Design main, start of the top module:
module main(
    input wire clk,
    input wire rst,
    input wire [3:0] sensor,
    input wire [2:0] sw,
    output wire [1:0] servo
    );
wire [7:0] Servo_R;
wire [7:0] Servo_L;
wire clk_40MHz;
wire clk_1KHz;
wire clk_100MHz;
wire tick_40MHz;
wire tick_1KHz;
wire [10:0] pid_output, position;
servo_handler my_servo (
    .clk(clk_100MHz),
    .en(tick_1KHz),
    .rst(rst),
    .servo_l(Servo_L),
    .servo_r(Servo_R),
    .pid_output(pid_output)
);       
servo_to_PWM my_PWM(
    .clk(clk_100MHz),
    .rst(rst),
    .servo_L(Servo_L),
    .servo_R(Servo_R),
    .PWM_L(servo[0]),
    .PWM_R(servo[1])
);
clock_managment_unit my_clk(
.clk(clk),
.rst(rst),
.clk_100MHz(clk_100MHz),
.clk_40MHz(clk_40MHz),
.clk_1KHz(clk_1KHz),
.tick_40MHz(tick_40MHz),
.tick_1KHz(tick_1KHz)
);
pid my_pid(
    .kp_sw(sw[0]),
    .ki_sw(sw[1]),
    .kd_sw(sw[2]),
    .clk(clk_100MHz),
    .en(tick_40MHz),
    .rst(rst),
    .position(position),
    .pid_output(pid_output)
);
sensor_handler my_sensors(
    .clk(clk_100MHz),
    .rst(rst),
    .sensors(sensor),
    .position(position)
);
endmodule
Size: ~2,400 cells after synthesis, ~11 I/O pins.
clock: 14.0 ns
lec_check: 0
abc_area: 1
cap_margin: 25
core_aspect_ratio: 1.8
core_margin: 7
core_utilization: 42
cts_cluster_diameter: 95
cts_cluster_size: 53
gpl_routability_driven: 0
min_routing_layer: met1
place_density_lb_addon: 0.24
setup_slack_margin: 0.98
slew_margin: 15
tns_end_percent: 70
run.sh (not shown) runs the stock make flow with config.mk's settings and CLKGATE_MAP_FILE=.
Change:
CAP_MARGIN = 20   (was 25)
CORE_ASPECT_RATIO = not set   (was 1.8)
CORE_UTILIZATION = 61   (was 42)
CTS_CLUSTER_SIZE = 46   (was 53)
GPL_ROUTABILITY_DRIVEN = not set   (was 0)
MIN_ROUTING_LAYER = not set   (was met1)
PLACE_DENSITY_LB_ADDON = not set   (was 0.24)
SETUP_SLACK_MARGIN = 2.57   (was 0.98)
TNS_END_PERCENT = not set   (was 70)
The new run completed with no timing, DRC or antenna violations; worst setup slack improves by 0.53 ns; die area shrinks by about 30%; sequential cell count is unchanged; final area rose by 14%; sequential share of layout area decreases by 2.3 points; cell count went down by 1.2%; count of clock-buffer cells in the layout came out higher by 1; non-clock buffer count is higher by 108.
Change:
ABC_AREA = not set   (was 1)
CELL_PAD_IN_SITES_DETAIL_PLACEMENT = 1   (was not set)
CELL_PAD_IN_SITES_GLOBAL_PLACEMENT = 2   (was not set)
CORE_ASPECT_RATIO = 1.92   (was not set)
CORE_MARGIN = 2   (was 7)
CORE_UTILIZATION = 40   (was 61)
CTS_CLUSTER_DIAMETER = not set   (was 95)
CTS_CLUSTER_SIZE = not set   (was 46)
MAX_ROUTING_LAYER = met4   (was not set)
MIN_ROUTING_LAYER = met1   (was not set)
PLACE_DENSITY_LB_ADDON = 0.13   (was not set)
SETUP_SLACK_MARGIN = not set   (was 2.57)
SLEW_MARGIN = 20   (was 15)
TNS_END_PERCENT = 100   (was not set)
What happened: The changed run passed the timing, DRC and antenna checks; global-route usage went up by 1.9 points; final area went down by 7.2%; sequential share of layout area went up by 1.2 points; final cell count went down by 7.9%; synthesized area went up by about 2.7%; hold slack improved by 0.0038 ns; critical path depth went down by 42; non-clock buffer count went down by 36; via count went down by about 5%.
Change:
CELL_PAD_IN_SITES_DETAIL_PLACEMENT = not set   (was 1)
CELL_PAD_IN_SITES_GLOBAL_PLACEMENT = not set   (was 2)
CORE_ASPECT_RATIO = not set   (was 1.92)
CTS_CLUSTER_DIAMETER = 97   (was not set)
CTS_CLUSTER_SIZE = 100   (was not set)
MAX_ROUTING_LAYER = not set   (was met4)
MIN_ROUTING_LAYER = not set   (was met1)
PLACE_DENSITY_LB_ADDON = not set   (was 0.13)
SETUP_SLACK_MARGIN = -1.4   (was not set)
TNS_END_PERCENT = not set   (was 100)
Now the flow produced a layout that fails on negative setup slack. Via count shrinks by a few percent. Maximum frequency goes down by a few percent. Sequential share of layout area is higher by 0.91 points. Non-clock buffer count drops by 62.


main again, from the RTL that the note above started with.
Settings: LEC_CHECK=0, ABC_AREA=1, CAP_MARGIN=20, CORE_MARGIN=2, CORE_UTILIZATION=72, CTS_CLUSTER_DIAMETER=254, CTS_CLUSTER_SIZE=98, SLEW_MARGIN=20, TNS_END_PERCENT=10; clock period 7.94 ns.
The starting point produced a layout that fails on negative setup slack.
Then changed:
ABC_AREA = not set   (was 1)
CORE_UTILIZATION = 40   (was 72)
CTS_CLUSTER_DIAMETER = not set   (was 254)
CTS_CLUSTER_SIZE = not set   (was 98)
TNS_END_PERCENT = not set   (was 10)
clock period = 13.5 ns   (was 7.94 ns; I/O delays follow)
Outcome: This time the run finished clean; synthesized cell count drops by about a fifth; routed wire length came out lower by roughly a tenth.
Then changed:
CTS_CLUSTER_DIAMETER = 103   (was not set)
CTS_CLUSTER_SIZE = 100   (was not set)
SETUP_SLACK_MARGIN = -1.4   (was not set)
clock period = 14.0 ns   (was 13.5 ns; I/O delays follow)
Effect: With this change the flow completed and failed the layout checks on negative setup slack; worst hold slack barely changes; register-to-register slack got worse by 850 ps; final area came out lower by 4.1%.


main again, from the RTL that the note above started with.
clock: 9.86 ns
lec_check: 0
abc_area: 1
cap_margin: 20
core_margin: 2
core_utilization: 72
cts_cluster_size: 79
place_density_lb_addon: 0.04
setup_slack_margin: 2.89
slew_margin: 20
tns_end_percent: 70
The first run never finished: it broke off in global routing (5_1_grt) (GRT-0232).
Next try:
- CTS_CLUSTER_SIZE: 79 -> 98
- PLACE_DENSITY_LB_ADDON: 0.04 -> default
- SETUP_SLACK_MARGIN: 2.89 -> default
- TNS_END_PERCENT: 70 -> default
- clock period: 9.86 -> 11.3 ns (I/O delays scaled with it)
This time the run ran to the end with violations: negative setup slack.
Die area does not change.
Synthesized cell count is unchanged.
Synthesized area stays the same.
Next try:
- CTS_CLUSTER_SIZE: 98 -> 81
- PLACE_DENSITY_LB_ADDON: default -> 0.03
- TNS_END_PERCENT: default -> 5
- clock period: 11.3 -> 10.7 ns (I/O delays scaled with it)
=>
- The changed run produced a layout that fails on negative setup slack
- via count falls by 13%
- final cell count barely changes
- non-clock buffer count rises by 14
Next try:
- CTS_CLUSTER_SIZE: 81 -> default
- PLACE_DENSITY_LB_ADDON: 0.03 -> 0.04
- TNS_END_PERCENT: 5 -> default
- clock period: 10.7 -> 11.5 ns (I/O delays scaled with it)
Outcome: The new run finished with negative setup slack left. Hold slack improves by 0.023 ns. Via count rose by about a fifth. Cell count goes down slightly. Count of clock-buffer cells in the layout goes down by 1. Fmax decreases by about a fifth.
Next try:
- CTS_CLUSTER_SIZE: default -> 51
- PLACE_DENSITY_LB_ADDON: 0.04 -> 0.25
- clock period: 11.5 -> 14.0 ns (I/O delays scaled with it)
Outcome: The changed run completed with no timing, DRC or antenna violations. Area after synthesis is unchanged. Flip-flop count is unchanged. Synthesized cell count stays the same. Core utilization is lower by 13 points. Non-clock buffer count is lower by 153. Wire length is lower by 33%. Sequential share of layout area is higher by 2.9 points. Global-route usage is lower by 1.4 points. Setup slack gains 3.3 ns. Worst hold slack loses 0.014 ns.
Next try:
- ABC_AREA: 1 -> default
- CELL_PAD_IN_SITES_DETAIL_PLACEMENT: default -> 0
- CELL_PAD_IN_SITES_GLOBAL_PLACEMENT: default -> 2
- CORE_ASPECT_RATIO: default -> 1.92
- CORE_UTILIZATION: 72 -> 29
- CTS_CLUSTER_SIZE: 51 -> default
- HOLD_SLACK_MARGIN: default -> 0.24
- MAX_ROUTING_LAYER: default -> met4
- MIN_ROUTING_LAYER: default -> met1
- SETUP_SLACK_MARGIN: default -> 3.78
- TNS_END_PERCENT: default -> 100
The new run finished clean.
Clock-buffer cell count is unchanged.
Global-route usage decreases by 14 points.


Starting RTL as in the previous note.
make LEC_CHECK=0 CAP_MARGIN=5 CORE_ASPECT_RATIO=0.96 CORE_MARGIN=2 CORE_UTILIZATION=72 CTS_CLUSTER_DIAMETER=244 HOLD_SLACK_MARGIN=0.29 MAX_ROUTING_LAYER=met5 PLACE_DENSITY=0.64 SETUP_SLACK_MARGIN=3.12 SLEW_MARGIN=20 TNS_END_PERCENT=55 finish   # period 11.1 ns
The baseline stopped in global routing (5_1_grt) with GRT-0116.
==> next run, changes <==
Settings changed: CAP_MARGIN 5 to 20, CORE_ASPECT_RATIO 0.96 to default, CORE_UTILIZATION 72 to 61, CTS_CLUSTER_DIAMETER 244 to default, HOLD_SLACK_MARGIN 0.29 to default, MAX_ROUTING_LAYER met5 to default, PLACE_DENSITY 0.64 to default, SETUP_SLACK_MARGIN 3.12 to default, TNS_END_PERCENT 55 to default.
Clock period 11.1 ns to 10.9 ns, I/O delays scaled along.
Result:
- This time the run finished with negative setup slack left
- die size went up by 18%
- synthesized cell count is unchanged
- synthesized area stays the same
==> next run, changes <==
Settings changed: ABC_AREA from default to 1, CORE_UTILIZATION 61 to 72, CTS_CLUSTER_SIZE from default to 51, PLACE_DENSITY_LB_ADDON from default to 0.01, SETUP_SLACK_MARGIN from default to 3.17.
What happened: The changed run ended with an error in global routing (5_1_grt) (GRT-0232). Die area fell by 17%. Area after synthesis fell by 2.6%. Synthesized cell count rose by 16%.
==> next run, changes <==
Settings changed: ABC_AREA 1 to default, CORE_UTILIZATION 72 to 66, CTS_CLUSTER_SIZE 51 to default, MAX_ROUTING_LAYER from default to met4, PLACE_DENSITY_LB_ADDON 0.01 to default, SETUP_SLACK_MARGIN 3.17 to 2.81.
What happened: The new run finished with negative setup slack left. Synthesized area grows by 2.7%. Die area rises by 12%. Synthesized cell count decreases by 14%.
==> next run, changes <==
Settings changed: ABC_AREA from default to 1, CORE_UTILIZATION 66 to 57, MAX_ROUTING_LAYER met4 to default, SETUP_SLACK_MARGIN 2.81 to default.
Clock period 10.9 ns to 10.1 ns, I/O delays scaled along.
The new run produced a layout that fails on negative setup slack.
Maximum frequency went up by 14%.
Register-to-register slack gets better by 0.74 ns.
Cell area came out lower by 5.7%.


The RTL this note starts from:
==> flow/design.v <==
`timescale 1ns / 1ps
module frequency_divider
    # ( parameter
        freq = 1000
    )
    (
        input  wire clk100MHz,  
        input  wire rst,        
        output reg  clk_div,    
        output wire tick        
    );
    localparam LOOP_COUNTER_AT = 100_000_000 / freq / 2 ;
    reg [clog2(LOOP_COUNTER_AT)-1:0] count;
    always @( posedge(clk100MHz) )
    begin
        if(rst)
        begin : counter_reset
            count   <= 0;
            clk_div <= 1'b0;
        end
        else
        begin : counter_operate
            if (count == (LOOP_COUNTER_AT - 1))
            begin : counter_loop
                count   <= 0;
                clk_div <= ~clk_div;
            end
            else
            begin : counter_increment
                count   <= count + 1;
                clk_div <= clk_div;
            end
        end
    end
    assign tick = (count == (LOOP_COUNTER_AT - 1)) && !clk_div;
    function integer clog2(input integer number);
        begin
            clog2 = 0;
            while (number)
            begin
                clog2  = clog2 + 1;
                number = number >> 1;
            end
        end
    endfunction
endmodule
`timescale 1ns / 1ps
module clock_managment_unit(
    input wire clk,
    input wire rst,
    output wire clk_100MHz,
    output wire clk_40MHz,
    output wire clk_1KHz,
    output wire tick_40MHz,   
    output wire tick_1KHz     
    );
    frequency_divider 
    #(
        .freq(1000000)   
    )    
    my_1K_divider(
        .clk100MHz(clk),
        .rst(rst),
        .clk_div(clk_1KHz),
        .tick(tick_1KHz)
    );
    frequency_divider 
    #(
        .freq(40000000)
    )    
    my_40M_divider(
        .clk100MHz(clk),
        .rst(rst),
        .clk_div(clk_40MHz),
        .tick(tick_40MHz)
    );
     assign clk_100MHz =clk;
endmodule
`timescale 1ns / 1ps
module sensor_handler(
    input wire clk,
    input wire rst,
    input wire [3:0] sensors,
    output reg [10:0] position
    );
reg [10:0] position_nxt;
always @(posedge clk) begin
    if(rst)
        position <= 0;
    else 
        position <= position_nxt;
end
always @(*) begin
    case(sensors)
    4'b1001:    position_nxt = 500;
    4'b0111:    position_nxt = 1000;
    4'b0011:    position_nxt = 750;
    4'b1110:    position_nxt = 1;
    4'b1100:    position_nxt = 250;
    4'b1011:    position_nxt = 625;
    4'b1101:    position_nxt = 375;
    4'b0001:    position_nxt = 666;
    4'b1000:    position_nxt = 333;
    default:    position_nxt = 1023;    
endcase
end
endmodule
`timescale 1ns / 1ps
module pid(
    input wire clk,
    input wire en,   
    input wire rst,
    input wire [10:0] position,
    input wire kp_sw, ki_sw, kd_sw,  
    output reg [10:0] pid_output
    );
reg signed [10:0] error, error_nxt, error_sum, error_sum_nxt, error_dif, error_dif_nxt, error_prev;
reg signed [12:0] p, p_nxt, i, i_nxt, d, d_nxt;
reg signed [10:0] output_loaded_nxt, output_buf, output_buf_nxt;
localparam  
    K_P      = 1,
    K_P_DEN  = 2,
    K_I      = 5,
    K_I_DEN  = 100,
    K_D      = 1,
    K_D_DEN  = 200,
    TIME_DIV = 100;
always @(posedge clk) begin
    if(rst) begin
        error         <= 0;
        error_sum     <= 0;
        error_dif     <= 0;
        error_prev    <= 0;
        p             <= 0;
        i             <= 0;
        d             <= 0;
        output_buf    <= 0;
        pid_output    <= 0;
    end
    else if(en) begin 
        error         <= error_nxt;
        error_sum     <= error_sum_nxt;
        error_dif     <= error_dif_nxt;
        error_prev    <= error;
        p             <= p_nxt;
        i             <= i_nxt;
        d             <= d_nxt;
        output_buf    <= output_buf_nxt;
        pid_output    <= output_loaded_nxt;
    end
end
always @(*) begin
    error_nxt = 500 - position;
    error_sum_nxt = (error == 0) ? 0 : (error_sum + error);
    error_dif_nxt = error - error_prev;
    p_nxt = kp_sw ? (K_P * error)/K_P_DEN : 0;
    i_nxt = ki_sw ? (K_I * error_sum)/(TIME_DIV * K_I_DEN) : 0;
    d_nxt = kd_sw ? (K_D * error_dif * TIME_DIV)/K_D_DEN : 0;
    output_buf_nxt = p + i + d + 500;
    if(output_buf < 0) output_loaded_nxt = 0;
    else if(output_buf > 1000) output_loaded_nxt = 0;
    else output_loaded_nxt = output_buf;
end
endmodule
`timescale 1ns / 1ps
module servo_handler(
    input  wire clk,
    input  wire en,   
    input  wire rst,
    input  wire [10:0] pid_output,
    output reg  [7:0] servo_l,
    output reg  [7:0] servo_r
    );
reg [7:0] servo_l_nxt;
reg [7:0] servo_r_nxt;
reg [3:0] state,state_nxt;
reg [20:0] counter,counter_nxt;
reg [10:0] pid_buf;
localparam        
    idle              = 3'b000,
    turn_left         = 3'b001,
    turn_right        = 3'b010,
    stop              = 3'b111,
    servo_l_on        = 8'd157,
    servo_r_on        = 8'd137,
    servo_off         = 1'd0;
always @(posedge clk) begin
    if(rst) begin
        servo_l <=0;
        servo_r <=0;
        state   <=0;
        counter <=0;
        pid_buf <=0;
    end
    else if(en) begin
        servo_l <= servo_l_nxt;
        servo_r <= servo_r_nxt;
        state   <= state_nxt;
        counter <= counter_nxt;
        pid_buf <= pid_output;
    end
end
always @(*) begin
    servo_l_nxt = 0;
    servo_r_nxt = 0;
    counter_nxt = 0;
    case (state)
        idle: begin 
            counter_nxt=0;          
            if(pid_buf == 239) begin
                state_nxt =stop;
            end
            else if(pid_buf > 500) begin
                state_nxt=turn_left;
            end  
            else if(pid_buf < 500) begin
                state_nxt=turn_right;
            end
            else begin
                state_nxt=idle;
                servo_l_nxt = servo_l_on;
                servo_r_nxt = servo_r_on; 
            end    
        end      
        turn_right: begin
            counter_nxt=counter+1;
            servo_l_nxt = servo_l_on;
            servo_r_nxt =servo_off;
            if(counter >= pid_buf)
                state_nxt=idle;
            else
                state_nxt=turn_right;
        end
        turn_left: begin
            counter_nxt=counter+1;
            servo_l_nxt = servo_off;
            servo_r_nxt =servo_r_on;
            if(pid_buf < 500 || counter >= pid_buf - 500)
                state_nxt=idle;
            else
                state_nxt=turn_left;
        end
        stop: begin
            servo_l_nxt = servo_off;
            servo_r_nxt =servo_off;
            if(pid_buf == 239)
                state_nxt =stop;
            else 
                state_nxt=idle;
        end     
        default: state_nxt=idle;        
    endcase    
end
endmodule
`timescale 1ns / 1ps
module servo_to_PWM(
   input wire clk,
   input wire rst,
   input wire [7:0] servo_L,
   input wire [7:0] servo_R,
   output reg PWM_L,
   output reg PWM_R
   );
reg PWM_L_nxt;
reg PWM_R_nxt;
reg [19:0] counter,counter_nxt;
reg [20:0] servo_l_mul,servo_r_mul;
reg [7:0] servo_L_buf, servo_R_buf;
always@ (posedge clk) begin
   if(rst) begin
      counter <=0;
      PWM_L   <=0;
      PWM_R   <=0;
   end
   else begin
      counter <=counter_nxt;
      PWM_L   <=PWM_L_nxt;
      PWM_R   <=PWM_R_nxt;
   end
end 
always @* begin
   servo_l_mul =servo_L *1000;
   servo_r_mul =servo_R *1000;
   counter_nxt = counter+1;
   if(counter > 1000000) begin
      counter_nxt=0;
   end
   if(counter > servo_l_mul) begin
      PWM_L_nxt=0;
   end
   else begin
      PWM_L_nxt =1;
   end
   if(counter >servo_r_mul) begin
      PWM_R_nxt=0;
   end
   else begin
      PWM_R_nxt =1;
   end
end 
endmodule
`timescale 1ns / 1ps
module main(
    input wire clk,
    input wire rst,
    input wire [3:0] sensor,
    input wire [2:0] sw,
    output wire [1:0] servo
    );
wire [7:0] Servo_R;
wire [7:0] Servo_L;
wire clk_40MHz;
wire clk_1KHz;
wire clk_100MHz;
wire tick_40MHz;
wire tick_1KHz;
wire [10:0] pid_output, position;
servo_handler my_servo (
    .clk(clk_100MHz),
    .en(tick_1KHz),
    .rst(rst),
    .servo_l(Servo_L),
    .servo_r(Servo_R),
    .pid_output(pid_output)
);       
servo_to_PWM my_PWM(
    .clk(clk_100MHz),
    .rst(rst),
    .servo_L(Servo_L),
    .servo_R(Servo_R),
    .PWM_L(servo[0]),
    .PWM_R(servo[1])
);
clock_managment_unit my_clk(
.clk(clk),
.rst(rst),
.clk_100MHz(clk_100MHz),
.clk_40MHz(clk_40MHz),
.clk_1KHz(clk_1KHz),
.tick_40MHz(tick_40MHz),
.tick_1KHz(tick_1KHz)
);
pid my_pid(
    .kp_sw(sw[0]),
    .ki_sw(sw[1]),
    .kd_sw(sw[2]),
    .clk(clk_100MHz),
    .en(tick_40MHz),
    .rst(rst),
    .position(position),
    .pid_output(pid_output)
);
sensor_handler my_sensors(
    .clk(clk_100MHz),
    .rst(rst),
    .sensors(sensor),
    .position(position)
);
endmodule
export LEC_CHECK = 0
export CAP_MARGIN = 35
export CORE_ASPECT_RATIO = 0.8
export CORE_MARGIN = 2
export CORE_UTILIZATION = 57
export CTS_CLUSTER_DIAMETER = 130
export CTS_CLUSTER_SIZE = 57
export HOLD_SLACK_MARGIN = -0.0
export MAX_ROUTING_LAYER = met5
export PLACE_DENSITY_LB_ADDON = 0.27
export SETUP_SLACK_MARGIN = -1.03
export SLEW_MARGIN = 20
export TNS_END_PERCENT = 55
create_clock -name core_clock -period 10.7 [get_ports {clk}]
The baseline produced a layout that fails on setup timing.
Then changed:
--- a/flow/config.mk
+++ b/flow/config.mk
@@ -6,14 +6,15 @@
 export NUM_CORES = 4
 export LEC_CHECK = 0
+export ABC_AREA = 1
 export CAP_MARGIN = 35
 export CORE_ASPECT_RATIO = 0.8
 export CORE_MARGIN = 2
-export CORE_UTILIZATION = 57
+export CORE_UTILIZATION = 18
 export CTS_CLUSTER_DIAMETER = 130
-export CTS_CLUSTER_SIZE = 57
+export CTS_CLUSTER_SIZE = 100
 export HOLD_SLACK_MARGIN = -0.0
 export MAX_ROUTING_LAYER = met5
 export PLACE_DENSITY_LB_ADDON = 0.27
-export SETUP_SLACK_MARGIN = -1.03
+export SETUP_SLACK_MARGIN = -1.06
 export SLEW_MARGIN = 20
 export TNS_END_PERCENT = 55
After rerunning: The changed run finished with setup timing left. Count of clock-buffer cells in the layout stays the same. Clock skew increases by 0.0049 ns. Maximum frequency increases by 11%.
Then changed:
--- a/flow/config.mk
+++ b/flow/config.mk
@@ -6,11 +6,10 @@
 export NUM_CORES = 4
 export LEC_CHECK = 0
-export ABC_AREA = 1
 export CAP_MARGIN = 35
 export CORE_ASPECT_RATIO = 0.8
 export CORE_MARGIN = 2
-export CORE_UTILIZATION = 18
+export CORE_UTILIZATION = 57
 export CTS_CLUSTER_DIAMETER = 130
-export CTS_CLUSTER_SIZE = 100
+export CTS_CLUSTER_SIZE = 34
 export HOLD_SLACK_MARGIN = -0.0
 export MAX_ROUTING_LAYER = met5
What happened:
- The changed run completed and failed the layout checks on setup timing
- register-to-register slack gets worse by 1.2 ns
- design area is about the same
- wire length went up by 7.2%
- synthesized area went up by 2.7%
- worst hold slack is about the same
- via count climbs by 8.8%
- worst setup slack degrades by 1.2 ns
- synthesized cell count went down by about 14%
Then changed:
==> flow/config.mk (replaced) <==
export PLATFORM = sky130hd
export DESIGN_NAME = main
export DESIGN_NICKNAME = main
export VERILOG_FILES = /design/flow/design.v
export SDC_FILE = /design/flow/constraint.sdc
export NUM_CORES = 4
export LEC_CHECK = 0
export CAP_MARGIN = 20
export CORE_MARGIN = 2
export CORE_UTILIZATION = 46
export SLEW_MARGIN = 20
==> flow/constraint.sdc (replaced) <==
create_clock -name core_clock -period 7.18 [get_ports {clk}]
set_input_delay 1.4360 -clock core_clock [delete_from_list [all_inputs] [get_ports {clk}]]
set_output_delay 1.4360 -clock core_clock [all_outputs]
set_load 0.01 [all_outputs]
The new run ran to the end with violations: setup timing.
Register-to-register slack degrades by 3.3 ns.
Sequential share of layout area goes down by 1.2 points.
Setup slack degrades by 3.3 ns.
Synthesized area stays the same.
Synthesized cell count is unchanged.
Hold slack is about the same.
Design area goes up by 7.7%.
Then changed:
--- a/flow/config.mk
+++ b/flow/config.mk
@@ -8,4 +8,4 @@
 export CAP_MARGIN = 20
 export CORE_MARGIN = 2
-export CORE_UTILIZATION = 46
+export CORE_UTILIZATION = 40
 export SLEW_MARGIN = 20
==> flow/constraint.sdc (replaced) <==
create_clock -name core_clock -period 14.0 [get_ports {clk}]
set_input_delay 2.8000 -clock core_clock [delete_from_list [all_inputs] [get_ports {clk}]]
set_output_delay 2.8000 -clock core_clock [all_outputs]
set_load 0.01 [all_outputs]
- This time the run passed the timing, DRC and antenna checks
- utilization came out lower by 20 points
- maximum frequency went down by 11%
